$ cat flow/config.mk
export PLATFORM = sky130hd
export DESIGN_NAME = fpm
export DESIGN_NICKNAME = fpm
export VERILOG_FILES = /design/flow/design.v
export SDC_FILE = /design/flow/constraint.sdc
export NUM_CORES = 4
export LEC_CHECK = 0
export CAP_MARGIN = 20
export CORE_MARGIN = 2
export CORE_UTILIZATION = 70
export CTS_CLUSTER_SIZE = 31
export SETUP_SLACK_MARGIN = 0.93
export SLEW_MARGIN = 20
$ cat flow/constraint.sdc
create_clock -name core_clock -period 3.24 [get_ports {clk}]
set_input_delay 0.6480 -clock core_clock [delete_from_list [all_inputs] [get_ports {clk}]]
set_output_delay 0.6480 -clock core_clock [all_outputs]
set_load 0.01 [all_outputs]
$ cat flow/design.v
module fullAdder (a,b,cin,sum,ca); 
input a,b,cin;
output sum,ca;
assign sum = a ^ b ^ cin; 
assign ca= (a&b) | (a&cin) |(cin&b) ; 
endmodule
module fourBitAdder(a,b,cin,sum,ca);
input[3:0] a,b;
input [3:0]cin;
output [3:0] sum;
output [3:0]ca;
fullAdder FA_0(a[0],b[0],cin[0],sum[0],ca[0]);
fullAdder FA_1(a[1],b[1],cin[1],sum[1],ca[1]);
fullAdder FA_2(a[2],b[2],cin[2],sum[2],ca[2]);
fullAdder FA_3(a[3],b[3],cin[3],sum[3],ca[3]);
endmodule
module sixtBitAdder(a,b,cin,sum,ca);
input[15:0] a,b;
input [15:0]cin;
output[15:0] sum;
output [15:0]ca;
fourBitAdder FA_0(a[3:0],b[3:0],cin[3:0],sum[3:0],ca[3:0]);
fourBitAdder FA_1(a[7:4],b[7:4],cin[7:4],sum[7:4],ca[7:4]);
fourBitAdder FA_2(a[11:8],b[11:8],cin[11:8],sum[11:8],ca[11:8]);
fourBitAdder FA_3(a[15:12],b[15:12],cin[15:12],sum[15:12],ca[15:12]);
endmodule
module thirtBitAdder(a,b,cin,sum,ca);
input[31:0] a,b;
input [31:0]cin;
output[31:0] sum;
output [31:0]ca;
sixtBitAdder FA_0(a[15:0],b[15:0],cin[15:0],sum[15:0],ca[15:0]);
sixtBitAdder FA_1(a[31:16],b[31:16],cin[31:16],sum[31:16],ca[31:16]);
endmodule
module sixtyBitAdder(a,b,cin,sum,ca);
input [64:0] a,b;
input [64:0]cin;
output[64:0] sum;
output [64:0]ca;
assign ca[0]=1'b0;
assign sum[64:48]=17'b0;               
assign ca[64:49]=16'b0;
thirtBitAdder FA_0(a[31:0],b[31:0],cin[31:0],sum[31:0],ca[32:1]);
sixtBitAdder FA_1(a[47:32],b[47:32],cin[47:32],sum[47:32],ca[48:33]);
endmodule
module three_fa(sum,ca,a);
input [8:0][64:0]a;
output [2:0][64:0]sum,ca;
sixtyBitAdder a_0(a[0],a[1],a[2],sum[0],ca[0]);
sixtyBitAdder a_1(a[3],a[4],a[5],sum[1],ca[1]);
sixtyBitAdder a_2(a[6],a[7],a[8],sum[2],ca[2]);
endmodule
module three_fam(sum,ca,s,c);
input [4:0][64:0]s;
input [3:0][64:0]c;
output  [2:0][64:0]sum,ca;
sixtyBitAdder a_0(s[0],s[1],c[0],sum[0],ca[0]);
sixtyBitAdder a_1(c[1],s[2],c[2],sum[1],ca[1]);
sixtyBitAdder a_2(s[3],s[4],c[3],sum[2],ca[2]);
endmodule
module ppg(c,a,b);
input[31:0] a,b;
output reg[31:0][64:0] c;
reg [64:0] pp;
integer i,j;
always@(*)
begin
for(i=0;i<32;i+=1)
begin
pp=65'h0000_0000_0000_0000;
for(j=0;j<32;j+=1)
begin
pp[j+i]= a[j] & b[i];
end
c[i]=pp;
end
end
endmodule
module dff_lvl_1 (input [31:0][64:0]d,input [32:1]a2,input [32:1]b2,input [9:1]exp_c,input sign_c,input rst,input clk,output reg [31:0][64:0] q,output reg [74:1] comb);  
    always@(posedge clk )  
       if (!rst)  
       begin
          q <= 0;
          comb <= 0;
       end
       else  
       begin
          q <= d;
          comb[32:1] <= a2;
          comb[64:33] <= b2;
          comb[73:65] <= exp_c;
          comb[74] <= sign_c;  
       end
endmodule  
module dff_lvl_2 (input [9:0][64:0]d1,input [9:0][64:0]d2,input [74:1] comb,input rst,input clk,output reg [9:0][64:0] q1,output reg [9:0][64:0] q2,output reg [74:1] comb1);  
    always@(posedge clk )  
       if (!rst)  
       begin
          q1 <= 0; 
          q2 <= 0;
          comb1<=0; 
       end
       else  
       begin
          q1 <= d1;  
          q2 <= d2;
          comb1<=comb;
       end
endmodule  
module dff_lvl_3 (input [6:0][64:0]d1,input [6:0][64:0]d2,input [74:1] comb,input rst,input clk,output reg [6:0][64:0] q1,output reg [6:0][64:0] q2,output reg [74:1] comb1);  
    always@(posedge clk )  
       if (!rst)  
       begin
          q1 <= 0; 
          q2 <= 0; 
          comb1<=0; 
       end
       else  
       begin
          q1 <= d1;  
          q2 <= d2;
          comb1<=comb;
       end
endmodule  
module dff_lvl_4 (input [4:0][64:0]d1,input [4:0][64:0]d2,input [74:1] comb,input rst,input clk,output reg [4:0][64:0] q1,output reg [4:0][64:0] q2,output reg [74:1] comb1);  
    always@(posedge clk )  
       if (!rst)  
       begin
          q1 <= 0; 
          q2 <= 0; 
          comb1<=0; 
       end
       else  
       begin
          q1 <= d1;  
          q2 <= d2;
          comb1<=comb;
       end
endmodule  
module dff_lvl_5 (input [2:0][64:0]d1,input [2:0][64:0]d2,input [74:1] comb,input rst,input clk,output reg [2:0][64:0] q1,output reg [2:0][64:0] q2,output reg [74:1] comb1);  
    always@(posedge clk )  
       if (!rst)  
       begin
          q1 <= 0; 
          q2 <= 0; 
          comb1<=0; 
       end
       else  
       begin
          q1 <= d1;  
          q2 <= d2;
          comb1<=comb;
       end
endmodule  
module dff_lvl_6 (input [1:0][64:0]d1,input [1:0][64:0]d2,input [74:1] comb,input rst,input clk,output reg [1:0][64:0] q1,output reg [1:0][64:0] q2,output reg [74:1] comb1);  
    always@(posedge clk )  
       if (!rst)  
       begin
          q1 <= 0; 
          q2 <= 0; 
          comb1<=0; 
       end
       else  
       begin
          q1 <= d1;  
          q2 <= d2;
          comb1<=comb;
       end
endmodule  
module dff_lvl_7 (input [64:0]d1,input [64:0]d2,input [74:1] comb,input rst,input clk,output reg [64:0] q1,output reg [64:0] q2,output reg [74:1] comb1);  
    always@(posedge clk )  
       if (!rst)  
       begin
          q1 <= 0; 
          q2 <= 0;
          comb1<=0;  
       end
       else  
       begin
          q1 <= d1;  
          q2 <= d2;
          comb1<=comb;
       end
endmodule  
module kpga(x,ai,bi);
input ai,bi;
output reg[7:0] x;
always @(ai or bi)
if(ai==bi)
begin
if(ai==0)
x="k";
else
x="g";
end
else
x="p";
endmodule
module kpgga(x,ai,bi);
input [7:0] ai,bi;
output [7:0][7:0]x;
kpga kpg_0(x[0],ai[0],bi[0]);
kpga kpg_1(x[1],ai[1],bi[1]);
kpga kpg_2(x[2],ai[2],bi[2]);
kpga kpg_3(x[3],ai[3],bi[3]);
kpga kpg_4(x[4],ai[4],bi[4]);
kpga kpg_5(x[5],ai[5],bi[5]);
kpga kpg_6(x[6],ai[6],bi[6]);
kpga kpg_7(x[7],ai[7],bi[7]);
endmodule
module lvl #(parameter K=0) (y,x);
input [47:0][7:0]x;
output reg [47:0][7:0] y ;
integer i;
always@(*)
begin 
for(i=0;i<48;i=i+1)
begin
y[i]=x[i];
end 
for(i=47;(i-2**K)>=0;i=i-1)
begin 
if(y[i]=="k") 
begin
y[i]="k";
end 
else if(y[i]=="p")  
begin
if(y[i-2**K]=="k")
y[i]="k";
else if(y[i-2**K]=="p")
y[i]="p";
else
y[i]="g";
end
else  
begin
y[i]="g";
end 
end 
end 
endmodule
module dff_lvl (input [47:0][7:0]d,input [74:1] comb,input rst,input clk,output reg [47:0][7:0] q,output reg[47:0] wire1,output reg[47:0] wire2,input [47:0]a,input [47:0]b,output reg [74:1] comb1);  
    always@(posedge clk )  
       if (!rst)  
       begin
          q <= 0;
          wire1<=0;
          wire2<=0;  
          comb1<=0;
       end
       else  
       begin
          q <= d;  
          wire1<=a;
          wire2<=b;
          comb1<=comb;
       end
endmodule  
module dff (input [47:0]a,input [47:0]b,input [74:1] comb,input rst,input clk,output reg [47:0] c,output reg [47:0] d,output reg [74:1] comb1);  
    always @ (posedge clk )  
    begin
       if (!rst)  
       begin
         c <= 0; 
         d <= 0; 
         comb1<=0;
       end
       else  
       begin
          c <= a;
          d <= b;
          comb1<=comb;  
       end
    end
endmodule  
module ppca(y,x,comb,rst,clk,a,b,c,d,combn);
input [47:0][7:0]x;
input [47:0] a,b;
input [74:1] comb;
wire [47:0][7:0]reg1,reg2,reg3,reg4,reg5,reg6;
wire[47:0] wire6,wire7,wire8,wire9,wire10,wire11,wire12,wire13,wire14,wire15,wire16,wire17;
output  [47:0][7:0] y ;
output [47:0] c,d;
output [74:1] combn;
wire  [47:0][7:0] wire1,wire2,wire3,wire4,wire5,wire18 ;
wire [74:1] comb1,comb2,comb3,comb4,comb5,comb6;
input rst,clk;
dff_lvl c1(x,comb,rst,clk,reg1,wire6,wire7,a,b,comb1);  
lvl #(0) m1(wire1,reg1);
dff_lvl c2(wire1,comb1,rst,clk,reg2,wire8,wire9,wire6,wire7,comb2);  
lvl #(1) m2(wire2,reg2);
dff_lvl c3(wire2,comb2,rst,clk,reg3,wire10,wire11,wire8,wire9,comb3);  
lvl #(2) m3(wire3,reg3);
dff_lvl c4(wire3,comb3,rst,clk,reg4,wire12,wire13,wire10,wire11,comb4);  
lvl #(3) m4(wire4,reg4);
dff_lvl c5(wire4,comb4,rst,clk,reg5,wire14,wire15,wire12,wire13,comb5);  
lvl #(4) m5(wire5,reg5);
dff_lvl c6(wire5,comb5,rst,clk,reg6,wire16,wire17,wire14,wire15,comb6);  
lvl #(5) m6(wire18,reg6);
dff_lvl c7(wire18,comb6,rst,clk,y,c,d,wire16,wire17,combn);  
endmodule
module addera(si,a,b,xin,comb,clk,rst,comb2);
input [47:0] a,b;
input[7:0] xin;
wire [48:0][7:0]x;
integer i;
input clk,rst;
input [74:1] comb;
wire [47:0] c,d,e,f;
wire [47:0][7:0] y ;
  output reg[47:0] si;
wire [74:1] comb1;
output [74:1] comb2;
dff m1(a,b,comb,rst,clk,c,d,comb1);   
kpgga kpg_0(x[8:1],c[7:0],d[7:0]);
kpgga kpg_1(x[16:9],c[15:8],d[15:8]);
kpgga kpg_2(x[24:17],c[23:16],d[23:16]);
kpgga kpg_3(x[32:25],c[31:24],d[31:24]);
kpgga kpg_4(x[40:33],c[39:32],d[39:32]);
kpgga kpg_5(x[48:41],c[47:40],d[47:40]);
assign x[0]=xin;
ppca ppc_0(y[47:0],x[47:0],comb1,rst,clk,c,d,e,f,comb2);
always@(*)
begin
for(i=0;i<48;i=i+1)
begin
if(y[i]=="k")
si[i]=(e[i]^f[i])^0;
else
si[i]=(e[i]^f[i])^1;
end
end
endmodule
module wallace(c,a,b,a2,b2,exp_c,sign_c,clk,rst,a3,b3,exp_c3,sign_c3);
input [32:0] a,b;
output[64:0] c;
input [32:1] a2,b2;
output [32:1] a3,b3;
input sign_c;
output sign_c3;
input [9:1]exp_c;
output [9:1]exp_c3;
wire [74:1] comb1,comb2,comb3,comb4,comb5,comb6,comb7,comb8,comb9,comb10;
wire [7:0]xin;
input clk,rst;
assign xin="k";
wire [31:0][64:0] pp;
wire [31:0][64:0] pp_c;
ppg ppg_0(pp_c,a[31:0],b[31:0]);
dff_lvl_1 m1(pp_c,a2,b2,exp_c,sign_c,rst,clk,pp,comb1);  
wire  [9:0][64:0] sum_c,ca_c,sum,ca;
three_fa a_0(sum_c[2:0],ca_c[2:0],pp[8:0]);
three_fa a_1(sum_c[5:3],ca_c[5:3],pp[17:9]);
three_fa a_2(sum_c[8:6],ca_c[8:6],pp[26:18]);
sixtyBitAdder a_3(pp[27],pp[28],pp[29],sum_c[9],ca_c[9]);
dff_lvl_2 m2(sum_c,ca_c,comb1,rst,clk,sum,ca,comb2);  
wire [6:0][64:0] sum2_c,ca2_c,sum2,ca2;
three_fam a_4(sum2_c[2:0],ca2_c[2:0],sum[4:0],ca[3:0]);
three_fam a_5(sum2_c[5:3],ca2_c[5:3],ca[8:4],sum[8:5]);
sixtyBitAdder a_6(sum[9],ca[9],pp[30],sum2_c[6],ca2_c[6]);
dff_lvl_3 m3(sum2_c,ca2_c,comb2,rst,clk,sum2,ca2,comb3);  
wire [4:0][64:0] sum3_c,ca3_c,sum3,ca3;
three_fam a_7(sum3_c[2:0],ca3_c[2:0],sum2[4:0],ca2[3:0]);
sixtyBitAdder a_8(sum2[5],ca2[4],ca2[5],sum3_c[3],ca3_c[3]);
sixtyBitAdder a_9(sum2[6],ca2[6],pp[31],sum3_c[4],ca3_c[4]);
dff_lvl_4 m4(sum3_c,ca3_c,comb3,rst,clk,sum3,ca3,comb4);  
wire [2:0][64:0] sum4_c,ca4_c,sum4,ca4;
three_fam a_10(sum4_c[2:0],ca4_c[2:0],sum3[4:0],ca3[3:0]);
dff_lvl_5 m5(sum4_c,ca4_c,comb4,rst,clk,sum4,ca4,comb5);  
wire [1:0][64:0] sum5_c,ca5_c,sum5,ca5;
sixtyBitAdder a_11(sum4[0],sum4[1],ca4[0],sum5_c[0],ca5_c[0]);
sixtyBitAdder a_12(sum4[2],ca4[1],ca4[2],sum5_c[1],ca5_c[1]);
dff_lvl_6 m6(sum5_c,ca5_c,comb5,rst,clk,sum5,ca5,comb6);  
wire [64:0] sum6_c,ca6_c,sum6,ca6;
sixtyBitAdder a_13(sum5[0],sum5[1],ca5[0],sum6_c,ca6_c);
dff_lvl_7 m7(sum6_c,ca6_c,comb6,rst,clk,sum6,ca6,comb7);  
wire [64:0] sum7_c,ca7_c,sum7,ca7;
reg [64:0] ca5_d;                   
always@(posedge clk)
    if (!rst)
        ca5_d <= 0;
    else
        ca5_d <= ca5[1];
sixtyBitAdder a_14(sum6,ca5_d,ca6,sum7_c,ca7_c);
dff_lvl_7 m8(sum7_c,ca7_c,comb7,rst,clk,sum7,ca7,comb8);  
wire [64:0] sum8_c,ca8_c,sum8,ca8;
sixtyBitAdder a_15(sum7,ca3[4],ca7,sum8_c,ca8_c);
dff_lvl_7 m9(sum8_c,ca8_c,comb8,rst,clk,sum8,ca8,comb9); 
addera a_16(c[47:0],sum8[47:0],ca8[47:0],xin,comb9,clk,rst,comb10);
assign a3=comb10[32:1];
assign b3=comb10[64:33];
assign exp_c3=comb10[73:65];
assign sign_c3=comb10[74];
assign c[64:48]=0;                   
endmodule
module getval(
    input [32:1] a,
    input [32:1] b,
    output reg [32:1] man_a,
    output reg [32:1] man_b,
    output reg [8:1] exp_a,
    output reg [8:1] exp_b,
    output reg sign_a,
    output reg sign_b
);
always@(*)begin
    man_a={32'b0};
    man_b={32'b0};
    man_a [23:1] = a[23:1];
    man_b [23:1] = b[23:1];
    exp_a =a[31:24];
    exp_b =b[31:24];
    sign_a =a[32];
    sign_b =b[32];
    man_a[24]=1'b1;  
    man_b[24]=1'b1;  
    end
endmodule
module mux21(input [9:1] exp_c,input [32:1] a,input [32:1] b,output [9:1] exp_cs);
wire [9:1]exp_c2,sel;
wire s;
assign exp_c2=9'b1111_1111_1;
wire [9:1]t1,t2,t3;
assign s=((exp_c>255) ||(a[31:24]==255) ||(b[31:24]==255) );
assign sel={8{s}};
assign t1=exp_c2 & sel;
assign t2=exp_c & (~sel);
assign t3=t1|t2;
assign exp_cs=t3;
endmodule
module mux22(input ch,input [9:1]exp_c,output [9:1] exp_cs);
assign exp_cs=exp_c+ch;
endmodule
module mux23(input [65:1] man_c,input [32:1] a,input [32:1] b,output [65:1] man_cs);
wire [65:1]t1,t2,t3,t4,t5,t6,sel,sel2,man_c2,man_c3;
wire s,s2;
assign s=(a[23:1]!=0 || b[23:1]!=0);
assign sel={65{s}};
assign man_c2=65'h0000_0010_0000_0000;
assign man_c3={65{1'b0}};
assign t1=sel &man_c2;
assign t2=man_c3 & (~sel);
assign t3=t1|t2;
assign s2=( ((a[31:24]==255 && a[23:1]!=0) || (b[31:24]==255 && b[23:1]!=0)) || ((a[31:24]==255 && a[23:1]==0) || (b[31:24]==255 && b[23:1]==0)) );
assign sel2={65{s2}};
assign t4=sel2 & t3;
assign t5=man_c &(~sel2);
assign t6=t4 | t5;
assign man_cs=t6;
endmodule
module mux24(input ch,input [65:1] man_cs,input [9:1]exp_cs,input [32:1] a,input [32:1] b,output [31:1] c);
wire [65:1]t1,t2,t3,sel,man_c2,man_c3;
reg [65:1] t7;
wire s;
assign s=(a[31:1]==0 || b[31:1]==0);
assign sel={65{s}};
assign man_c2=man_cs;
assign man_c3={65{1'b0}};
assign t1=man_c3 & sel;
assign t2=man_c2 & (~sel);
assign t3=t1|t2;
wire [9:1] t4,t5,t6,sel2,exp_c2,exp_c3;
assign sel2={9{s}};
assign exp_c2={9{1'b0}};
assign exp_c3=exp_cs;
assign t4= exp_c2 & sel2;
assign t5= exp_c3 & (~sel2);
assign t6=t4|t5;
always@(*)
if(ch==1'b1)
t7[47:25]=t3[47:25];
else
t7[47:25]=t3[46:24];
assign c[23:1]=t7[47:25];
assign c[31:24] =t6[8:1];
endmodule
module dff_lvl_p2 (input [31:0]a1,input [31:0]a2,input [32:0]d1,input [32:0]d2,input [7:0]d3,input [7:0]d4,input d5,input d6,input rst,input clk,output reg [31:0] b1,output reg [31:0] b2,output reg [32:0] q1,output reg [32:0] q2,output reg [7:0] q3,output reg [7:0] q4,output reg q5,output reg q6);  
     always@(posedge clk )  
       if (!rst)  
       begin
          q1 <= 0;
          q2 <= 0;
          q3 <= 0;
          q4 <= 0;
          q5 <= 0;
          q6 <= 0;
          b1 <= 0;
          b2 <= 0; 
       end
       else  
       begin
          q1 <= d1;
          q2 <= d2;
          q3 <= d3;
          q4 <= d4;
          q5 <= d5;
          q6 <= d6;
          b1 <= a1;
          b2 <= a2;  
       end
endmodule  
module dff_lvl_p1 (input [32:1]a,input [32:1]b,input rst,input clk,output reg [31:0] c,output reg [31:0] d);  
    always@(posedge clk )  
       if (!rst)  
       begin
          c <= 0; 
          d <= 0; 
       end
       else  
       begin
          c <= a;  
          d <= b;
       end
endmodule 
module dff_lvl_p3 (input a,input [8:1]b,input [32:1]c,input rst,input clk,output reg [31:0] q);  
    always@(posedge clk )  
       if (!rst)  
       begin
          q <= 0; 
       end
       else  
       begin
          q[31]<=a;
          q[30:23]<=b;
          q[22:0]<=c[23:1];
       end
endmodule  
module fpm(
    input [32:1] a,
    input [32:1] b,
    input clk,
    input rst,
    input in_valid,
    output  [32:1] c,
    output out_valid
    );
wire [33:1] w_MAN_a,w_MAN_a2;         
wire [33:1] w_MAN_b,w_MAN_b2;         
wire [8:1] exp_a,exp_b,exp_a2,exp_b2;        
wire [32:1] a1,b1,a2,b2,a3,b3;      
wire sign_a,sign_b,sign_a2,sign_b2;          
reg sign_c;
wire sign_c3;                                
reg [9:1] r_EXP_c;
wire [9:1] w_EXP_c3;                         
wire [9:1] w_EXP_cs;
wire [9:1] w_EXP_cs2;
wire [65:1] w_MAN_c;                         
wire [65:1] w_MAN_cs;
assign w_MAN_a[33]=1'b0;
assign w_MAN_b[33]=1'b0;
reg [19:1] r_VALID;
always@(posedge clk)
    if (!rst)
        r_VALID <= 0;
    else
        r_VALID <= {r_VALID[18:1],in_valid};
assign out_valid=r_VALID[19];
dff_lvl_p1 p1(a,b,rst,clk,a1,b1);
getval m0(a1,b1,w_MAN_a[32:1],w_MAN_b[32:1],exp_a,exp_b,sign_a,sign_b);           
dff_lvl_p2 p2(a1,b1,w_MAN_a,w_MAN_b,exp_a,exp_b,sign_a,sign_b,rst,clk,a2,b2,w_MAN_a2,w_MAN_b2,exp_a2,exp_b2,sign_a2,sign_b2);
always@(*)
begin
    sign_c=sign_a2^sign_b2;
    r_EXP_c=exp_a2+exp_b2-127;
end
wallace m1(w_MAN_c,w_MAN_a2,w_MAN_b2,a2,b2,r_EXP_c,sign_c,clk,rst ,a3,b3,w_EXP_c3,sign_c3 );                                              
    mux22 m2(w_MAN_c[48],w_EXP_c3,w_EXP_cs);             
    mux21 m3(w_EXP_cs,a3,b3,w_EXP_cs2);                  
    mux23 m4(w_MAN_c,a3,b3,w_MAN_cs);                    
    mux24 m5(w_MAN_c[48],w_MAN_cs,w_EXP_cs2,a3,b3,c[31:1]);    
assign c[32]=sign_c3;
endmodule
$ cat flow/run.sh
#!/bin/bash
# the make line also repeats each setting of config.mk as NAME=value (left out here)
make -C /OpenROAD-flow-scripts/flow DESIGN_CONFIG=/design/flow/config.mk WORK_HOME=/design/flow/orfs CLKGATE_MAP_FILE= finish
==> job_summary.md, run 1 <==
## Synthesis and layout report

| Metric | Value |
|---|---|
| Status | finished with violations |
| Layout Check Fails | negative setup slack |
| Final instance area | 175000 um^2 |
| Clock power frac | 45.7% |
| Fillers | 13300 |
| Dpl ws | -0.00742 ns |
| CP startpoint kind | flop |
| Dominant combinational family | simple AND/OR/NAND/NOR gates |
| DRC | 0 |
| Total grt overflow | 0 |
| Number of cells in Yosys stat | 13200 |
| Crit path capture | c[6] |
| Total Routing Usage GR | 25.4% |
| Dominant flop cell | dfxtp_1 |
| Clk sinks | 4959 |
| Total power | 118 mW |
| Reg-to-reg endpoint | m1.m1.comb[72] |
| Die Height | 475 um |
| Reg clk slew, reported paths | 0.06 ns |
| Largest vdd supply drop | 0.570 mV |
| Worst Path Required | 2.59 ns |
| Setup TNS | -10.77 ns |
| CTS root buf | clkbuf_16 |
| Initial antenna violation count | 26 |
| Placed insts | 15700 |
| Wirelength per Cell | 17.3 um |
| Net Sw Power | 23.6 mW |
| Synth area leader | dfxtp_1 |
| Internal power | 94.4 mW |
| Slew Limit Fails | 0 |
| DRT antenna net count | 0 |
| Max Clk Rate | 273 MHz |
| Detailed Place HPWL | 179 mm |
| Number of synthesis warnings | 24 |
| R2R setup slack | 1.00 ns |
| Sw Share | 20.0% |
| Dpl cell area | 159000 um^2 |
| Clk pwr | 53.9 mW |
| Ao+oa area frac | 1.90% |
| Reg2reg start | p2.q3[1] |
| Worst Setup SP | m1.a_16.ppc_0.c7.comb1[40] |
| Crit Path Class | reg2out |
| CTS max path bufs | 4 |
| Top cells by count | 4959 x dfxtp_1, 3590 x and2_1, 706 x and3_1 |
| CTS tree | built |
| GPL Wtd Cong | 0.873 |
| Worst path max stage delay | 0.47 ns |
| Final setup viols | 31 |
| RSZ-0062 raised after global routing | true |
| Worst Hold End | m1.m8.q2[9] |
| Initial DRC count | 5339 |
| FP Rows | 172 |
| Nets | 14000 |
| Stage-log warning count | 83 |
| Final Hold Vio Count | 0 |
| First-pass GRT wire length | 455 mm |
| Clock Skew | 0.0495 ns |
| Crit path max fanout | 4 |
| Vias in the first global route | 86000 |
| Min-delay src | rst |
| Async set-or-reset flop fraction in the synthesized netlist | 0% |
| Area leader share | 64.1% |
| Seq power | 62.1 mW |
| Hold Crit Depth | 2 |
| Adder-cell share of the synthesized area | 7.96% |
| Worst Hold Slack | 0.157 ns |
| Later-pin clock latency in the skew report | 0.97 ns |
| Cell family with most CP delay | simple AND/OR/NAND/NOR gates |
| I/O pin cnt | 100 |
| P_leak | 76.6 nW |
| Seq share, synth | 64.1% |
| XOR Share, Synth | 0.581% |
| Yosys chip area | 155000 um^2 |
| CP cell instances | nor4_2 > buf_4 > nand4_1 > buf_6 > or4_4 > nand3_4 > buf_6 > buf_6 > buf_6 > a211oi_2 > buf_2 |
| Final period util | 113% |
| Die W | 475 um |
| Die area | 225000 um^2 |
| Power share of the combinational group | 1.7% |
| Top cells, area | dfxtp_1 64%, and2_1 14%, fa_1 6.3% |
| Final wirelength | 286 mm |
| Pwr Density | 676 nW/um^2 |
| Input/output buffers | 99 |
| FP Core Util | 70.5% |
| Worst Max-Slew Pin Slew | 1.17 ns |
| Reg2reg path depth | 8 |
| Synthesized cell area | 155000 um^2 |
| Final Critical Period | 3.66 ns |
| Mux share | 0.00646% |
| Area Growth Syn to Fin | 12.6% |
| Count of library flops with an enable pin | 0 |
| Worst EP arrival | 3.02 ns |
| Simple Share, Synth | 23.6% |
| DR vias/cell | 5.12 |
| Core area | 220000 um^2 |
| Post-synth regs | 4959 |
| Drt pass-1 iters | 6 |
| Comb pwr | 1.99 mW |
| Total CTS buffers | 467 |
| Most common cell on crit path | buf_6 |
| Finished Core Util | 79.4% |
| Synthesized area per cell | 11.7 um^2 |
| Post-route setup slack | -0.425 ns |
| H-tree Lvls | 5 |
| Crit. End Element | output pin |
| Total vias in the final route | 84800 |
| Top power group | registers |
| Normalized max-slew margin | 21.6% |
| Gate count after technology mapping | 13200 |
| Stages on worst setup path | 11 |
| Critical path's slowest cell | or4_4 |
| WP buf/inv | 6 |
| HP Class | in2reg |
| MaxCap Viol Count | 0 |
| Most frequent cell after synthesis | dfxtp_1 |
| Unique cell types | 61 |
| Seq pwr share | 52.6% |
| Layout Cells excl Fill | 16600 |
| Pin count of the biggest net entering global routing | 274 |
what timing repair did:
action | 4_1_cts | 5_1_grt
gates resized | 185 | 30
endpoints found under the setup margin | 465 | 47
hold endpoints to repair | 0 | 0
hold buffers | 0 | 0
pin swaps | 11 | 8
buffers inserted | 13 | 3
cloned | 3 | 2
area by class of cell:
type / count / area, um^2 / share of cell area [%]
Timing Repair Buffer: 234 / 2470 / 1.42
Antenna cell: 13 / 32.5 / 0.0186
Multi-Input combinational cell: 7487 / 53200 / 30.5
Clock inverter: 145 / 1860 / 1.06
Tap cell: 2958 / 3700 / 2.12
Inverter: 77 / 297 / 0.170
Sequential cell: 4959 / 99300 / 56.9
Clock buffer: 682 / 13600 / 7.81
per-layer routing:
layer  global-route usage (%)  wire [um]  vias to the layer above
met4                     8.58       8690                        0
met2                     41.6     134000                     1675
met5                        0          0                        -
li1                         -          -                    42000
met3                     3.52      12800                      570
met1                     34.9     131000                    40500
==> inputs of run 2 (changes only) <==
ABC_AREA = 1   (was unset)
CAP_MARGIN = 0   (was 20)
CORE_UTILIZATION = 72   (was 70)
CTS_CLUSTER_DIAMETER = 400   (was unset)
CTS_CLUSTER_SIZE = 11   (was 31)
PLACE_DENSITY_LB_ADDON = 0.01   (was unset)
SETUP_SLACK_MARGIN = unset   (was 0.93)
clock period = 2.22 ns   (was 3.24 ns; I/O delays follow)
==> job_summary.md, run 2 <==
## Synthesis and layout report

| Metric | Value |
|---|---|
| Status | finished with violations |
| Layout Check Fails | negative setup slack |
| Total grt overflow | 0 |
| Initial DRC count | 6630 |
| Clock power frac | 44.3% |
| Final setup viols | 31 |
| Mux share | 0% |
| Largest vdd supply drop | 0.767 mV |
| Count of library flops with an enable pin | 0 |
| Dominant combinational family | simple AND/OR/NAND/NOR gates |
| Clock Skew | 0.0488 ns |
| Internal power | 135 mW |
| Post-synth regs | 4959 |
| Placed insts | 20300 |
| Seq power | 90.4 mW |
| Total power | 169 mW |
| Detailed Place HPWL | 206 mm |
| Top cells by count | 4959 x dfxtp_1, 4044 x inv_1, 3920 x nand2_1 |
| Ao+oa area frac | 1.22% |
| Async set-or-reset flop fraction in the synthesized netlist | 0% |
| Slew Limit Fails | 0 |
| Drt pass-1 iters | 6 |
| I/O pin cnt | 100 |
| Vias in the first global route | 100000 |
| GPL Wtd Cong | 0.873 |
| Max Clk Rate | 282 MHz |
| Synthesized area per cell | 9.20 um^2 |
| Total vias in the final route | 99500 |
| Setup TNS | -33.42 ns |
| Min-delay src | a[8] |
| HP Class | in2reg |
| R2R setup slack | 0.10 ns |
| CP startpoint kind | flop |
| Gate count after technology mapping | 17300 |
| Input/output buffers | 99 |
| Total CTS buffers | 532 |
| DRC | 0 |
| Worst Max-Slew Pin Slew | 0.688 ns |
| Critical path's slowest cell | dfxtp_4 |
| Final instance area | 182000 um^2 |
| WP buf/inv | 5 |
| RSZ-0062 raised after global routing | true |
| Comb pwr | 3.89 mW |
| Most frequent cell after synthesis | dfxtp_1 |
| Dpl cell area | 166000 um^2 |
| Number of synthesis warnings | 24 |
| Worst Setup SP | m1.a_16.ppc_0.c1.q[374] |
| Top cells, area | dfxtp_1 62%, inv_1 9.5%, nand2_1 9.2% |
| FP Rows | 172 |
| Worst Hold End | p1.c[7] |
| Post-route setup slack | -1.32 ns |
| CTS max path bufs | 4 |
| Reg clk slew, reported paths | 0.06 ns |
| Most common cell on crit path | buf_4 |
| Seq pwr share | 53.4% |
| CP cell instances | inv_8 > nor2_4 > nand2_4 > xor2_4 > ha_4 > ha_4 > nand2_4 > nor3b_4 > buf_4 > buf_4 > buf_4 > xor2_1 > nor2_2 > nor2_2 > buf_2 |
| Metal-1 WL | 138 mm |
| Sw Share | 20.3% |
| Crit path capture | c[30] |
| Pwr Density | 932 nW/um^2 |
| First-pass GRT wire length | 512 mm |
| DR WL met3 | 15.7 mm |
| Die Height | 475 um |
| Hold Crit Depth | 3 |
| MaxCap Viol Count | 0 |
| Nets | 18700 |
| Core area | 220000 um^2 |
| Normalized max-slew margin | 53.8% |
| Number of cells in Yosys stat | 17300 |
| Power share of the combinational group | 2.3% |
| Top power group | registers |
| Unique cell types | 48 |
| Worst EP arrival | 3.10 ns |
| FP Core Util | 72.5% |
| Area leader share | 62.2% |
| Clk sinks | 4959 |
| Dpl ws | -0.672 ns |
| Die W | 475 um |
| Reg2reg start | m1.a_16.ppc_0.c1.q[374] |
| Seq share, synth | 62.2% |
| Total Routing Usage GR | 28.6% |
| Net Sw Power | 34.3 mW |
| Reg-to-reg endpoint | m1.a_16.ppc_0.c3.q[330] |
| Simple Share, Synth | 17.1% |
| Final wirelength | 319 mm |
| Die area | 225000 um^2 |
| Later-pin clock latency in the skew report | 0.94 ns |
| H-tree Lvls | 6 |
| Wirelength per Cell | 15.2 um |
| Area Growth Syn to Fin | 13.8% |
| DR vias/cell | 4.74 |
| Worst Path Required | 1.78 ns |
| Crit path max fanout | 3 |
| Worst path max stage delay | 0.38 ns |
| Initial antenna violation count | 9 |
| Cell family with most CP delay | simple AND/OR/NAND/NOR gates |
| Yosys chip area | 160000 um^2 |
| Synthesized cell area | 160000 um^2 |
| Clk pwr | 75.0 mW |
| Crit Path Class | reg2out |
| P_leak | 103 nW |
| Synth area leader | dfxtp_1 |
| DR top layer | met4 |
| Reg2reg path depth | 9 |
| Final period util | 160% |
| Final Critical Period | 3.54 ns |
| Crit. End Element | output pin |
| Dominant flop cell | dfxtp_1 |
| DRT antenna net count | 0 |
| Layout Cells excl Fill | 21000 |
| Stages on worst setup path | 15 |
| Adder-cell share of the synthesized area | 7.73% |
| Metal2 WL | 153 mm |
| CTS tree | built |
| CTS root buf | clkbuf_16 |
| Pin count of the biggest net entering global routing | 125 |
| XOR Share, Synth | 0.444% |
| Final Hold Vio Count | 0 |
| Stage-log warning count | 40 |
[run 2: timing repair]
action | 4_1_cts | 5_1_grt
endpoints found under the hold margin | 18 | 0
setup endpoints to repair | 445 | 71
cloned | 7 | 3
gates resized | 177 | 50
pin swaps | 23 | 11
hold buffers | 14 | 0
setup buffers | 34 | 5
[run 2: through the flow]
| step | utilization (%) | hold WS (ns) |
|---|---|---|
| 2_1_floorplan | - | 0.390 |
| 3_3_place_gp | 75.7 | 0.391 |
| 3_5_place_dp | 75.7 | 0.395 |
| 4_1_cts | 82.4 | 0.00104 |
| 5_1_grt | 82.6 | 0.0312 |
| 6_report | 82.6 | 0.0577 |
[run 2: final cells by class]
type	count	area [um^2]
antenna	5	12.5
timing repair inverter	1	8.76
inverter	4050	15200
fill	13200	38400
clock buffer	553	13800
tap	2958	3700
multi-input combinational	7714	42600
timing repair buffer	705	6660
clock inverter	24	310
sequential	4959	99300
[run 2: routing by layer]
layer / vias up / global-route usage, %
met3: 748 / 4.02
met1: 45600 / 37.0
met4: 0 / 12.0
met5: - / 0
met2: 2287 / 48.3
li1: 50800 / -
==> inputs of run 3 (changes only) <==
CAP_MARGIN = 20   (was 0)
CELL_PAD_IN_SITES_DETAIL_PLACEMENT = 1   (was unset)
CORE_ASPECT_RATIO = 1.04   (was unset)
CORE_UTILIZATION = 23   (was 72)
CTS_CLUSTER_DIAMETER = unset   (was 400)
CTS_CLUSTER_SIZE = unset   (was 11)
MIN_ROUTING_LAYER = met2   (was unset)
PLACE_DENSITY_LB_ADDON = 0.0   (was 0.01)
SETUP_SLACK_MARGIN = -0.16   (was unset)
SLEW_MARGIN = 30   (was 20)
TNS_END_PERCENT = 30   (was unset)
clock period = 6.53 ns   (was 2.22 ns; I/O delays follow)
==> job_summary.md, run 3 <==
## Synthesis and layout report

| Metric | Value |
|---|---|
| Status | no timing/DRC/antenna violations |
| Area Growth Syn to Fin | 19.5% |
| Final Hold Vio Count | 0 |
| Reg clk slew, reported paths | 0.05 ns |
| Number of synthesis warnings | 24 |
| Later-pin clock latency in the skew report | 1.09 ns |
| Stages on worst setup path | 14 |
| H-tree Lvls | 6 |
| Area leader share | 62.2% |
| Ao+oa area frac | 1.22% |
| XOR Share, Synth | 0.444% |
| Setup TNS | 0 ns |
| Total power | 65.8 mW |
| Top cells, area | dfxtp_1 62%, inv_1 9.5%, nand2_1 9.2% |
| Dominant combinational family | simple AND/OR/NAND/NOR gates |
| Clock power frac | 51.3% |
| Final Critical Period | 5.67 ns |
| Reg2reg start | m1.a_16.ppc_0.c1.q[374] |
| Mux share | 0% |
| CTS root buf | clkbuf_16 |
| Number of cells in Yosys stat | 17300 |
| GPL Wtd Cong | 0.709 |
| Gate count after technology mapping | 17300 |
| Hold Crit Depth | 2 |
| Internal power | 50.9 mW |
| Pin count of the biggest net entering global routing | 188 |
| CTS Hold Bufs | 0 |
| Reg2reg path depth | 10 |
| R2R setup slack | 3.06 ns |
| Detailed Place HPWL | 296 mm |
| Reg-to-reg endpoint | m1.a_16.ppc_0.c2.q[370] |
| Seq share, synth | 62.2% |
| Worst Hold Slack | 0.388 ns |
| Dpl ws | 1.83 ns |
| Crit. End Element | output pin |
| Seq power | 30.7 mW |
| Synthesized cell area | 160000 um^2 |
| First-pass GRT wire length | 676 mm |
| Core area | 690000 um^2 |
| Input/output buffers | 99 |
| Slew Limit Fails | 0 |
| Post-synth regs | 4959 |
| Dpl cell area | 171000 um^2 |
| Initial antenna violation count | 1 |
| Layout Cells excl Fill | 27300 |
| DR vias/cell | 5.00 |
| P_leak | 104 nW |
| HP Class | reg2reg |
| Clk sinks | 4959 |
| Pwr Density | 345 nW/um^2 |
| MaxCap Viol Count | 0 |
| Top power group | the clock network |
| CP cell instances | inv_8 > nor2_1 > nand2_1 > xor2_2 > ha_1 > ha_1 > nand2_1 > nor3b_1 > nand3_1 > nand2_1 > nand3_1 > o21ai_0 > inv_1 > clkdlybuf4s50_1 |
| Unique cell types | 48 |
| FP Core Util | 23.1% |
| Synthesized area per cell | 9.20 um^2 |
| Most common cell on crit path | nand2_1 |
| FP Rows | 311 |
| Critical path's slowest cell | dfxtp_4 |
| Drt pass-1 iters | 7 |
| Wirelength per Cell | 16.5 um |
| Post-route setup slack | 0.855 ns |
| Min-delay src | m1.m5.comb1[35] |
| I/O pin cnt | 100 |
| Final instance area | 191000 um^2 |
| Total vias in the final route | 136000 |
| Max Clk Rate | 176 MHz |
| Final wirelength | 450 mm |
| Seq pwr share | 46.7% |
| Sw Share | 22.6% |
| Async set-or-reset flop fraction in the synthesized netlist | 0% |
| Die W | 821 um |
| Top cells by count | 4959 x dfxtp_1, 4044 x inv_1, 3920 x nand2_1 |
| Postcts setup bufs | 0 |
| Total grt overflow | 0 |
| Worst Path Required | 5.22 ns |
| Placed insts | 26200 |
| DRT antenna net count | 0 |
| Adder-cell share of the synthesized area | 7.73% |
| Crit path max fanout | 27 |
| Worst Hold End | m1.m6.comb1[35] |
| Synth area leader | dfxtp_1 |
| Count of library flops with an enable pin | 0 |
| Clk pwr | 33.7 mW |
| Power share of the combinational group | 2.0% |
| Dominant flop cell | dfxtp_1 |
| Vias in the first global route | 164000 |
| Simple Share, Synth | 17.1% |
| WP buf/inv | 3 |
| Cell family with most CP delay | simple AND/OR/NAND/NOR gates |
| Final setup viols | 0 |
| Crit Path Class | reg2out |
| Die area | 700000 um^2 |
| Worst Setup SP | m1.a_16.ppc_0.c1.q[374] |
| Largest vdd supply drop | 0.285 mV |
| Normalized max-slew margin | 33.5% |
| Die Height | 853 um |
| Total CTS buffers | 606 |
| CTS-repair resized insts | 0 |
| CP startpoint kind | flop |
| RSZ-0062 raised after global routing | false |
| Net Sw Power | 14.9 mW |
| DRC | 0 |
| Stage-log warning count | 66 |
| Worst Max-Slew Pin Slew | 0.990 ns |
| Finished Core Util | 27.6% |
| Total Routing Usage GR | 19.1% |
| CTS max path bufs | 4 |
| Nets | 18300 |
| Final period util | 86.9% |
| Comb pwr | 1.33 mW |
| CTS tree | built |
| Clock Skew | 0.0477 ns |
| Most frequent cell after synthesis | dfxtp_1 |
| Crit path capture | c[24] |
| Worst EP arrival | 4.37 ns |
| Worst path max stage delay | 0.49 ns |
| Yosys chip area | 160000 um^2 |
| Initial DRC count | 7814 |
==> run 3: area by class of cell <==
| class | count | area [um^2] |
|---|---|---|
| fillers | 79000 | 500000 |
| flip-flops and latches | 4959 | 99300 |
| multi-input cells | 7714 | 42400 |
| clock buffers | 941 | 18300 |
| inverters | 4050 | 15200 |
| well taps | 9233 | 11600 |
| repair buffers | 226 | 2250 |
| clock inverters | 135 | 1480 |
| diodes | 25 | 62.6 |
==> run 3: layer usage <==
metal / track usage, % / part of all wire [%] / vias up
li1: - / - / 50200
met1: - / 0 / 51200
met2: 21.4 / 52 / 34100
met3: 28.7 / 45 / 906
met4: 2.69 / 2.6 / 2
met5: 0.232 / 0.013 / -
==> inputs of run 4 (changes only) <==
CAP_MARGIN = 0   (was 20)
CELL_PAD_IN_SITES_DETAIL_PLACEMENT = unset   (was 1)
CORE_ASPECT_RATIO = unset   (was 1.04)
CORE_UTILIZATION = 72   (was 23)
CTS_CLUSTER_DIAMETER = 400   (was unset)
CTS_CLUSTER_SIZE = 11   (was unset)
HOLD_SLACK_MARGIN = 0.29   (was unset)
MIN_ROUTING_LAYER = unset   (was met2)
PLACE_DENSITY_LB_ADDON = 0.01   (was 0.0)
SETUP_SLACK_MARGIN = unset   (was -0.16)
SLEW_MARGIN = 35   (was 30)
TNS_END_PERCENT = unset   (was 30)
clock period = 2.22 ns   (was 6.53 ns; I/O delays follow)
==> job_summary.md, run 4 <==
## Synthesis and layout report

| Metric | Value |
|---|---|
| Die area | 225000 um^2 |
| Worst path max stage delay | 0.38 ns |
| CTS tree | built |
| Clk sinks | 4959 |
| Detailed Place HPWL | 206 mm |
| Crit Path Class | reg2out |
| Async set-or-reset flop fraction in the synthesized netlist | 0% |
| Yosys chip area | 160000 um^2 |
| Simple Share, Synth | 17.1% |
| Number of cells in Yosys stat | 17300 |
| Wirelength per Cell | 15.3 um |
| Total power | 169 mW |
| Dpl ws | -0.672 ns |
| Total CTS buffers | 532 |
| Ao+oa area frac | 1.22% |
| Clock power frac | 44.3% |
| CTS root buf | clkbuf_16 |
| Worst EP arrival | 3.06 ns |
| DRT antenna net count | 0 |
| XOR Share, Synth | 0.444% |
| CP cell instances | inv_8 > nor2_4 > nand2_4 > xor2_4 > ha_4 > ha_4 > nand2_4 > nor3b_4 > buf_4 > nand4_1 > nand3_4 > buf_4 > nor2_1 > nor2_2 > buf_2 |
| Mux share | 0% |
| FP Rows | 172 |
| Crit path capture | c[29] |
| CTS max path bufs | 4 |
| Slew Limit Fails | 0 |
| Final Hold Vio Count | 0 |
| Sw Share | 20.3% |
| Number of synthesis warnings | 24 |
| I/O pin cnt | 100 |
| Hold Crit Depth | 2 |
| Worst Setup SP | m1.a_16.ppc_0.c1.q[374] |
| Net Sw Power | 34.3 mW |
| Nets | 18800 |
| Stage-log warning count | 40 |
| Top cells by count | 4959 x dfxtp_1, 4044 x inv_1, 3920 x nand2_1 |
| Worst Max-Slew Pin Slew | 0.685 ns |
| Post-route setup slack | -1.28 ns |
| Comb pwr | 3.98 mW |
| Count of library flops with an enable pin | 0 |
| Largest vdd supply drop | 0.772 mV |
| DRC | 0 |
| Core area | 220000 um^2 |
| Dpl cell area | 166000 um^2 |
| Power share of the combinational group | 2.3% |
| Final period util | 158% |
| Synthesized cell area | 160000 um^2 |
| H-tree Lvls | 6 |
| Synth area leader | dfxtp_1 |
| Pwr Density | 930 nW/um^2 |
| Comb. cell area | 42600 um^2 |
| FP Core Util | 72.5% |
| Worst Hold Slack | 0.368 ns |
| Initial DRC count | 6719 |
| Status | finished with violations |
| Seq power | 90.4 mW |
| Pin count of the biggest net entering global routing | 125 |
| Normalized max-slew margin | 54.0% |
| Later-pin clock latency in the skew report | 0.93 ns |
| P_leak | 104 nW |
| HP Class | reg2reg |
| Finished Core Util | 82.8% |
| Final instance area | 182000 um^2 |
| R2R setup slack | 0.09 ns |
| Total vias in the final route | 99900 |
| Reg2reg start | m1.a_16.ppc_0.c1.q[374] |
| Adder-cell share of the synthesized area | 7.73% |
| Area Growth Syn to Fin | 14.2% |
| Seq share, synth | 62.2% |
| Critical path's slowest cell | dfxtp_4 |
| Internal power | 135 mW |
| Worst Hold End | m1.a_16.ppc_0.c7.comb1[6] |
| First-pass GRT wire length | 515 mm |
| Synthesized area per cell | 9.20 um^2 |
| Stages on worst setup path | 15 |
| WP buf/inv | 4 |
| Die Height | 475 um |
| Final Critical Period | 3.50 ns |
| Dominant combinational family | simple AND/OR/NAND/NOR gates |
| Drt pass-1 iters | 6 |
| Vias in the first global route | 101000 |
| Layout Check Fails | negative setup slack |
| Initial antenna violation count | 7 |
| Reg clk slew, reported paths | 0.06 ns |
| CP startpoint kind | flop |
| Total Routing Usage GR | 28.8% |
| Crit path max fanout | 5 |
| Max Clk Rate | 286 MHz |
| Top cells, area | dfxtp_1 62%, inv_1 9.5%, nand2_1 9.2% |
| Min-delay src | m1.a_16.ppc_0.c6.comb1[6] |
| Post-synth regs | 4959 |
| Top power group | registers |
| Reg2reg path depth | 9 |
| Clock Skew | 0.0479 ns |
| Final setup viols | 31 |
| DR vias/cell | 4.75 |
| Clk pwr | 75.0 mW |
| Area leader share | 62.2% |
| MaxCap Viol Count | 0 |
| Crit. End Element | output pin |
| Gate count after technology mapping | 17300 |
| Dominant flop cell | dfxtp_1 |
| Input/output buffers | 99 |
| GPL Wtd Cong | 0.873 |
| Reg area | 99300 um^2 |
| Final wirelength | 321 mm |
| Reg-to-reg endpoint | m1.a_16.ppc_0.c3.q[330] |
| Fillers | 13100 |
| Seq pwr share | 53.4% |
| Worst Path Required | 1.78 ns |
| Total grt overflow | 0 |
| Die W | 475 um |
| Cell family with most CP delay | simple AND/OR/NAND/NOR gates |
| RSZ-0062 raised after global routing | true |
| Most frequent cell after synthesis | dfxtp_1 |
| Unique cell types | 48 |
-- run 4: layer usage --
layer  vias up  part of all wire, %  track usage (%)
met3       766                  4.7             4.02
met1     46000                   43             37.1
met5         -                    0                0
met4         0                  4.2             12.2
met2      2261                   48             48.7
li1      50900                    -                -
-- run 4: layout make-up --
class / instances / area share, %
Timing Repair inverter: 1 / 0.00481
Multi-Input combinational cell: 7714 / 23.4
Tap cell: 2958 / 2.03
Antenna cell: 3 / 0.00412
Clock inverter: 24 / 0.170
Inverter: 4050 / 8.36
Sequential cell: 4959 / 54.5
Timing Repair Buffer: 757 / 3.94
Clock buffer: 553 / 7.58
-- run 4: per-stage QoR --
stage / setup TNS, ns / std cells
finish: -33.28 / 21000
floorplan: -3.27 / 17300
CTS: -31.96 / 21000
global route: -37.27 / 21000
global placement: -113.33 / 20300
detailed placement: -127.16 / 20300
-- run 4: what timing repair did --
action,4_1_cts,5_1_grt
cloned,7,3
buffers inserted,34,5
hold buffers,66,0
setup endpoints to repair,445,71
pin swaps,23,12
hold endpoints to repair,816,0
resized,177,49
==> inputs of run 5 (changes only) <==
ABC_AREA = unset   (was 1)
CAP_MARGIN = 35   (was 0)
CELL_PAD_IN_SITES_DETAIL_PLACEMENT = 2   (was unset)
CORE_ASPECT_RATIO = 1.15   (was unset)
CORE_MARGIN = 7   (was 2)
CORE_UTILIZATION = 36   (was 72)
CTS_CLUSTER_DIAMETER = 153   (was 400)
CTS_CLUSTER_SIZE = unset   (was 11)
GPL_ROUTABILITY_DRIVEN = 0   (was unset)
GPL_TIMING_DRIVEN = 1   (was unset)
HOLD_SLACK_MARGIN = unset   (was 0.29)
MAX_ROUTING_LAYER = met5   (was unset)
PLACE_DENSITY_LB_ADDON = 0.0   (was 0.01)
SETUP_SLACK_MARGIN = 0.71   (was unset)
SLEW_MARGIN = 30   (was 35)
clock period = 2.76 ns   (was 2.22 ns; I/O delays follow)
==> job_summary.md, run 5 <==
## Synthesis and layout report

| Metric | Value |
|---|---|
| Status | finished with violations |
| Layout Check Fails | negative setup slack |
| CTS max path bufs | 4 |
| Final Critical Period | 3.86 ns |
| Count of library flops with an enable pin | 0 |
| RSZ-0062 raised after global routing | true |
| Dominant combinational family | simple AND/OR/NAND/NOR gates |
| WP buf/inv | 5 |
| Worst EP arrival | 3.31 ns |
| Final wirelength | 391 mm |
| CTS tree | built |
| Dpl ws | -0.714 ns |
| Cell family with most CP delay | simple AND/OR/NAND/NOR gates |
| DRC | 0 |
| Crit path max fanout | 8 |
| HP Class | in2reg |
| Wirelength per Cell | 19.8 um |
| Reg2reg start | m1.a_16.ppc_0.c1.q[374] |
| Power share of the combinational group | 2.3% |
| Unique cell types | 61 |
| Most frequent cell after synthesis | dfxtp_1 |
| Synthesized area per cell | 11.7 um^2 |
| Comb pwr | 3.34 mW |
| Input/output buffers | 99 |
| CP cell instances | nor4_4 > buf_4 > nand4_1 > buf_4 > or4_4 > nand3_4 > buf_6 > buf_12 > a211oi_1 > buf_2 |
| Number of synthesis warnings | 24 |
| Dominant flop cell | dfxtp_1 |
| Seq pwr share | 49.4% |
| Critical path's slowest cell | or4_4 |
| FP Core Util | 36.1% |
| CTS root buf | clkbuf_16 |
| Mux share | 0.00646% |
| Net Sw Power | 31.0 mW |
| Placed insts | 18600 |
| H-tree Lvls | 6 |
| Post-route setup slack | -1.10 ns |
| Ao+oa area frac | 1.90% |
| Area Growth Syn to Fin | 20.5% |
| Worst Setup SP | m1.a_16.ppc_0.c7.comb1[45] |
| Number of cells in Yosys stat | 13200 |
| Reg-to-reg endpoint | m1.a_16.ppc_0.c3.q[370] |
| XOR Share, Synth | 0.581% |
| Clk pwr | 71.4 mW |
| FP Rows | 258 |
| Normalized max-slew margin | 23.0% |
| Total CTS buffers | 534 |
| Hold Crit Depth | 2 |
| P_leak | 80.8 nW |
| Reg clk slew, reported paths | 0.06 ns |
| Stages on worst setup path | 10 |
| Sw Share | 21.0% |
| Simple Share, Synth | 23.6% |
| Initial antenna violation count | 71 |
| Pwr Density | 791 nW/um^2 |
| Setup TNS | -32.75 ns |
| Final setup viols | 31 |
| Nets | 14400 |
| Initial DRC count | 2885 |
| DR vias/cell | 4.53 |
| Pin count of the biggest net entering global routing | 247 |
| Area leader share | 64.1% |
| First-pass GRT wire length | 608 mm |
| Seq power | 73.0 mW |
| Stage-log warning count | 78 |
| Total vias in the final route | 89400 |
| Final period util | 140% |
| Max Clk Rate | 259 MHz |
| Final Hold Vio Count | 0 |
| Most common cell on crit path | buf_4 |
| Gate count after technology mapping | 13200 |
| Total grt overflow | 0 |
| Fillers | 42300 |
| Crit path capture | c[16] |
| Clock Skew | 0.0253 ns |
| Top cells by count | 4959 x dfxtp_1, 3590 x and2_1, 706 x and3_1 |
| R2R setup slack | 0.28 ns |
| Total power | 148 mW |
| Worst path max stage delay | 0.49 ns |
| Core area | 429000 um^2 |
| Worst Hold End | p1.c[12] |
| Top cells, area | dfxtp_1 64%, and2_1 14%, fa_1 6.3% |
| Later-pin clock latency in the skew report | 1.02 ns |
| Top power group | registers |
| Detailed Place HPWL | 249 mm |
| Die area | 449000 um^2 |
| Min-delay src | a[13] |
| Clock power frac | 48.3% |
| MaxCap Viol Count | 0 |
| Drt pass-1 iters | 5 |
| Reg2reg path depth | 13 |
| Slew Limit Fails | 0 |
| Async set-or-reset flop fraction in the synthesized netlist | 0% |
| Die W | 626 um |
| Post-synth regs | 4959 |
| Synthesized cell area | 155000 um^2 |
| Adder-cell share of the synthesized area | 7.96% |
| Worst Path Required | 2.21 ns |
| Crit. End Element | output pin |
| Total Routing Usage GR | 17.1% |
| Worst Max-Slew Pin Slew | 1.15 ns |
| Internal power | 117 mW |
| Vias in the first global route | 101000 |
| Largest vdd supply drop | 0.617 mV |
| Layout Cells excl Fill | 19800 |
| Synth area leader | dfxtp_1 |
| Clk sinks | 4959 |
| Crit Path Class | reg2out |
| I/O pin cnt | 100 |
| CP startpoint kind | flop |
| Seq share, synth | 64.1% |
| DRT antenna net count | 0 |
| Yosys chip area | 155000 um^2 |
| Die Height | 718 um |
[run 5: timing repair]
action,4_1_cts,5_1_grt
resized,591,301
cloned,30,5
pin swaps,158,111
setup endpoints to repair,768,808
hold buffers,11,0
setup buffers,103,53
endpoints found under the hold margin,19,0
[run 5: layout make-up]
class / instances / area (um^2) / share of cell area (%)
flip-flops and latches: 4959 / 99400 / 53.2
repair buffers: 561 / 6470 / 3.47
clock buffers: 789 / 15900 / 8.53
well taps: 5720 / 7160 / 3.83
diodes: 17 / 42.5 / 0.0228
multi-input cells: 7488 / 55800 / 29.9
inverters: 77 / 308 / 0.165
clock inverters: 144 / 1720 / 0.922
[run 5: through the flow]
| step | hold slack, ns | instance area, um^2 | util (%) |
|---|---|---|---|
| 3_5_place_dp | 0.413 | 164000 | 38.1 |
| 3_3_place_gp | 0.401 | 163000 | 38.1 |
| 5_1_grt | 0.0536 | 187000 | 43.5 |
| 2_1_floorplan | 0.393 | 155000 | - |
| 4_1_cts | 0.000105 | 185000 | 43.1 |
| 6_report | 0.133 | 187000 | 43.5 |
[run 5: metal layers]
layer | wire [um] | up-vias | global-route usage, %
met5 | 0 | - | 0
li1 | - | 42800 | -
met4 | 10600 | 0 | 4.41
met1 | 174000 | 44800 | 21.8
met3 | 12900 | 607 | 2.48
met2 | 194000 | 1104 | 30.2
==> inputs of run 6 (changes only) <==
ABC_AREA = 1   (was unset)
CAP_MARGIN = 20   (was 35)
CELL_PAD_IN_SITES_DETAIL_PLACEMENT = unset   (was 2)
CORE_ASPECT_RATIO = unset   (was 1.15)
CORE_MARGIN = 2   (was 7)
CORE_UTILIZATION = 72   (was 36)
CTS_CLUSTER_DIAMETER = 397   (was 153)
CTS_CLUSTER_SIZE = 10   (was unset)
GPL_ROUTABILITY_DRIVEN = unset   (was 0)
GPL_TIMING_DRIVEN = unset   (was 1)
HOLD_SLACK_MARGIN = 0.3   (was unset)
MAX_ROUTING_LAYER = unset   (was met5)
PLACE_DENSITY_LB_ADDON = 0.21   (was 0.0)
SETUP_SLACK_MARGIN = 0.36   (was 0.71)
SLEW_MARGIN = 20   (was 30)
clock period = 2.67 ns   (was 2.76 ns; I/O delays follow)
==> job_summary.md, run 6 <==
## Synthesis and layout report

| Metric | Value |
|---|---|
| Status | finished with violations |
| Layout Check Fails | negative setup slack |
| Reg clk slew, reported paths | 0.06 ns |
| Worst Path Required | 2.14 ns |
| R2R setup slack | 0.35 ns |
| Dominant combinational family | simple AND/OR/NAND/NOR gates |
| Clock Skew | 0.0344 ns |
| Worst Setup SP | m1.a_16.ppc_0.c1.q[374] |
| Worst Max-Slew Pin Slew | 0.850 ns |
| FP Rows | 172 |
| Yosys chip area | 160000 um^2 |
| Stages on worst setup path | 15 |
| Worst EP arrival | 3.13 ns |
| Setup TNS | -19.60 ns |
| Normalized max-slew margin | 43.3% |
| Crit. End Element | output pin |
| HP Class | reg2reg |
| Comb. cell area | 42700 um^2 |
| Max Clk Rate | 273 MHz |
| Total grt overflow | 0 |
| Vias in the first global route | 106000 |
| Worst Hold End | m1.m8.q1[0] |
| Top cells by count | 4959 x dfxtp_1, 4044 x inv_1, 3920 x nand2_1 |
| CP cell instances | inv_8 > nor2_4 > nand2_4 > xor2_4 > ha_4 > ha_4 > nand2_4 > nor3b_4 > nand3_1 > nand2_2 > nand3_4 > buf_6 > o21ai_2 > inv_1 > buf_2 |
| Initial DRC count | 7526 |
| GPL Wtd Cong | 0.847 |
| Top power group | registers |
| CTS tree | built |
| Initial antenna violation count | 10 |
| Pin count of the biggest net entering global routing | 213 |
| Count of library flops with an enable pin | 0 |
| Seq power | 75.3 mW |
| Core area | 220000 um^2 |
| Number of synthesis warnings | 24 |
| Critical path's slowest cell | dfxtp_4 |
| Synthesized area per cell | 9.20 um^2 |
| Largest vdd supply drop | 0.797 mV |
| Power share of the combinational group | 2.2% |
| Ao+oa area frac | 1.22% |
| Slew Limit Fails | 0 |
| Crit path capture | c[25] |
| I/O pin cnt | 100 |
| RSZ-0062 raised after global routing | true |
| Synthesized cell area | 160000 um^2 |
| MaxCap Viol Count | 0 |
| Gate count after technology mapping | 17300 |
| First-pass GRT wire length | 538 mm |
| Synth area leader | dfxtp_1 |
| Reg-to-reg endpoint | m1.a_16.ppc_0.c4.q[362] |
| Final setup viols | 31 |
| DR vias/cell | 4.94 |
| FP Core Util | 72.5% |
| Mux share | 0% |
| H-tree Lvls | 6 |
| Seq pwr share | 52.1% |
| Total vias in the final route | 103000 |
| Later-pin clock latency in the skew report | 0.94 ns |
| WP buf/inv | 4 |
| Number of cells in Yosys stat | 17300 |
| Crit Path Class | reg2out |
| Reg2reg start | m1.a_16.ppc_0.c1.q[374] |
| Fillers | 11700 |
| Drt pass-1 iters | 8 |
| Final Hold Vio Count | 0 |
| Wirelength per Cell | 16.2 um |
| Most frequent cell after synthesis | dfxtp_1 |
| Detailed Place HPWL | 196 mm |
| Pwr Density | 796 nW/um^2 |
| Clk pwr | 66.1 mW |
| Sw Share | 20.5% |
| Clock power frac | 45.7% |
| Total CTS buffers | 577 |
| Input/output buffers | 99 |
| Unique cell types | 48 |
| Clk sinks | 4959 |
| Top cells, area | dfxtp_1 62%, inv_1 9.5%, nand2_1 9.2% |
| Final Critical Period | 3.66 ns |
| Min-delay src | m1.m7.q1[0] |
| P_leak | 103 nW |
| CTS max path bufs | 4 |
| Die W | 475 um |
| Worst path max stage delay | 0.38 ns |
| Nets | 18600 |
| Post-synth regs | 4959 |
| Comb pwr | 3.22 mW |
| Placed insts | 20100 |
| Area Growth Syn to Fin | 13.9% |
| Crit path max fanout | 6 |
| DRC | 0 |
| Net Sw Power | 29.7 mW |
| Die Height | 475 um |
| Total Routing Usage GR | 30.0% |
| Internal power | 115 mW |
| Layout Cells excl Fill | 20900 |
| CTS root buf | clkbuf_16 |
| Adder-cell share of the synthesized area | 7.73% |
| Final period util | 137% |
| Post-route setup slack | -0.994 ns |
| Die area | 225000 um^2 |
| DRT antenna net count | 0 |
| Hold Crit Depth | 2 |
| Final wirelength | 339 mm |
| Cell family with most CP delay | simple AND/OR/NAND/NOR gates |
| Dominant flop cell | dfxtp_1 |
| Reg area | 99300 um^2 |
| CP startpoint kind | flop |
| Seq share, synth | 62.2% |
| Area leader share | 62.2% |
| Reg2reg path depth | 10 |
| XOR Share, Synth | 0.444% |
| Async set-or-reset flop fraction in the synthesized netlist | 0% |
| Simple Share, Synth | 17.1% |
| Stage-log warning count | 56 |
==> run 6: metal layers <==
layer,wire length [um],up-vias,track usage [%]
li1,-,50600,-
met2,166000,3277,51.5
met5,50,-,0
met3,21100,993,5.10
met4,16600,6,14.6
met1,136000,48200,36.8
==> run 6: timing repair <==
item | in CTS | in global routing
pin swaps | 22 | 35
hold endpoints to repair | 143 | 0
endpoints found under the setup margin | 666 | 115
cloned | 5 | 6
resized | 158 | 89
hold buffers | 65 | 0
buffers inserted | 15 | 17
==> run 6: through the flow <==
step                hold slack (ns)  instance area (um^2)  power [mW]  util [%]  worst slack (ns)
floorplan                     0.390                160000        78.6         -           -0.0573
global placement              0.392                165000        79.6      74.9            -0.377
detailed placement            0.395                165000        79.7      74.9            -0.373
CTS                           0.374                181000         145      82.4            -0.982
global route                  0.405                182000         149      82.6             -1.16
finish                        0.376                182000         145      82.6            -0.994
==> run 6: layout make-up <==
class	count	share of cell area, %
clock buffers	593	8.15
multi-input cells	7714	23.5
clock inverters	29	0.214
inverters	4050	8.38
diodes	3	0.00413
well taps	2958	2.04
repair buffers	573	3.04
flip-flops and latches	4959	54.7
==> inputs of run 7 (changes only) <==
ABC_AREA = unset   (was 1)
CORE_UTILIZATION = 70   (was 72)
CTS_CLUSTER_DIAMETER = unset   (was 397)
CTS_CLUSTER_SIZE = unset   (was 10)
HOLD_SLACK_MARGIN = unset   (was 0.3)
PLACE_DENSITY_LB_ADDON = unset   (was 0.21)
SETUP_SLACK_MARGIN = unset   (was 0.36)
clock period = 4.12 ns   (was 2.67 ns; I/O delays follow)
==> job_summary.md, run 7 <==
## Synthesis and layout report

| Metric | Value |
|---|---|
| Status | no timing/DRC/antenna violations |
| Die W | 475 um |
| H-tree Lvls | 5 |
| CTS root buf | clkbuf_16 |
| CP cell instances | or4_1 > or4_4 > nand3_2 > a211oi_1 > clkdlybuf4s50_1 |
| Synth area leader | dfxtp_1 |
| Power share of the combinational group | 1.6% |
| CTS max path bufs | 4 |
| Synthesized area per cell | 11.7 um^2 |
| Fillers | 13500 |
| Final wirelength | 279 mm |
| Crit Path Class | reg2out |
| Grt peak-use layer | met2 |
| Crit path capture | c[5] |
| Worst Max-Slew Pin Slew | 1.15 ns |
| Nets | 13900 |
| Seq power | 48.8 mW |
| Crit. End Element | output pin |
| Seq pwr share | 52.8% |
| Later-pin clock latency in the skew report | 0.97 ns |
| Total CTS buffers | 460 |
| Yosys chip area | 155000 um^2 |
| Layout Cells excl Fill | 16500 |
| XOR Share, Synth | 0.581% |
| Post-route setup slack | 0.0715 ns |
| Stages on worst setup path | 5 |
| Dpl ws | 0.534 ns |
| R2R setup slack | 1.16 ns |
| Vias in the first global route | 85600 |
| Comb. cell area | 53000 um^2 |
| Worst EP arrival | 3.22 ns |
| First-pass GRT wire length | 449 mm |
| Unique cell types | 61 |
| Net Sw Power | 18.4 mW |
| Most frequent cell after synthesis | dfxtp_1 |
| Sw Share | 19.9% |
| Met2 Use GR | 41.1% |
| Max Clk Rate | 247 MHz |
| CTS Hold Bufs | 0 |
| Die area | 225000 um^2 |
| Core area | 220000 um^2 |
| Adder-cell share of the synthesized area | 7.96% |
| CP startpoint kind | flop |
| Normalized max-slew margin | 23.2% |
| Final setup viols | 0 |
| Slew Limit Fails | 0 |
| Critical path's slowest cell | or4_4 |
| WP buf/inv | 1 |
| Number of synthesis warnings | 24 |
| Simple Share, Synth | 23.6% |
| RSZ-0062 raised after global routing | true |
| Area leader share | 64.1% |
| DR vias/cell | 5.11 |
| HP Class | in2reg |
| Reg2reg start | m1.a_16.ppc_0.c1.q[374] |
| Worst path max stage delay | 0.64 ns |
| Top cells by count | 4959 x dfxtp_1, 3590 x and2_1, 706 x and3_1 |
| Min-delay src | rst |
| Top power group | registers |
| Async set-or-reset flop fraction in the synthesized netlist | 0% |
| Final period util | 98.3% |
| Die Height | 475 um |
| Stage-log warning count | 84 |
| Internal power | 74.1 mW |
| Largest vdd supply drop | 0.430 mV |
| Hold Crit Depth | 2 |
| Comb pwr | 1.52 mW |
| Final Critical Period | 4.05 ns |
| Worst Path Required | 3.30 ns |
| Clk sinks | 4959 |
| Wirelength per Cell | 16.9 um |
| Pin count of the biggest net entering global routing | 302 |
| DRT antenna net count | 0 |
| Worst Setup SP | m1.a_16.ppc_0.c7.comb1[53] |
| Top cells, area | dfxtp_1 64%, and2_1 14%, fa_1 6.3% |
| Post-synth regs | 4959 |
| Dpl cell area | 158000 um^2 |
| Clk pwr | 42.2 mW |
| Synthesized cell area | 155000 um^2 |
| Worst Hold End | m1.m7.q1[8] |
| Grt met3 use | 3.30% |
| Reg2reg path depth | 7 |
| DRC | 0 |
| MaxCap Viol Count | 0 |
| Count of library flops with an enable pin | 0 |
| CTS tree | built |
| Cell family with most CP delay | simple AND/OR/NAND/NOR gates |
| Total Routing Usage GR | 24.9% |
| Reg area | 99300 um^2 |
| Pwr Density | 533 nW/um^2 |
| FP Core Util | 70.5% |
| Reg-to-reg endpoint | m1.a_16.ppc_0.c4.q[219] |
| Total vias in the final route | 84400 |
| Clock power frac | 45.6% |
| Final Hold Vio Count | 0 |
| Area Growth Syn to Fin | 12.1% |
| Initial antenna violation count | 21 |
| P_leak | 76.5 nW |
| I/O pin cnt | 100 |
| Drt pass-1 iters | 8 |
| Clock Skew | 0.0479 ns |
| Crit path max fanout | 6 |
| Detailed Place HPWL | 174 mm |
| Total grt overflow | 0 |
| FP Rows | 172 |
| Placed insts | 15700 |
| Reg clk slew, reported paths | 0.06 ns |
| GR Util met1 | 34.3% |
| Seq share, synth | 64.1% |
| Dominant combinational family | simple AND/OR/NAND/NOR gates |
| Number of cells in Yosys stat | 13200 |
| Gate count after technology mapping | 13200 |
| Input/output buffers | 99 |
| GPL Wtd Cong | 0.831 |
| Final instance area | 174000 um^2 |
| Initial DRC count | 5158 |
| Ao+oa area frac | 1.90% |
| Dominant flop cell | dfxtp_1 |
| Mux share | 0.00646% |
-- run 7: stage by stage --
step                utilization, %  total power [mW]  hold slack [ns]  setup TNS, ns
floorplan                        -              50.8            0.393              0
global placement              71.9              51.3            0.398              0
detailed placement            71.9              51.4            0.406              0
CTS                           78.9              93.2            0.351              0
global route                  79.0              95.3            0.397         -0.100
finish                        79.0              92.5            0.387              0
-- run 7: area by class of cell --
cell class              instances  share of cell area (%)
repair buffers                190                    1.15
well taps                    2958                    2.13
multi-input cells            7489                    30.5
diodes                         11                  0.0158
flip-flops and latches       4959                    57.2
clock buffers                 661                    7.76
clock inverters               156                    1.11
inverters                      77                   0.171
-- run 7: metal layers --
metal,part of all wire [%],up-vias
met2,47,1557
li1,-,41900
met4,2.9,0
met1,46,40400
met5,0,-
met3,4.2,549
-- run 7: timing repair --
action / 4_1_cts / 5_1_grt
resized: 27 / 18
pin swaps: 8 / 4
setup buffers: 7 / 1
cloned: 2 / 0
endpoints found under the setup margin: 31 / 27
No activity file was given, so power comes from the tool's default toggle rates.
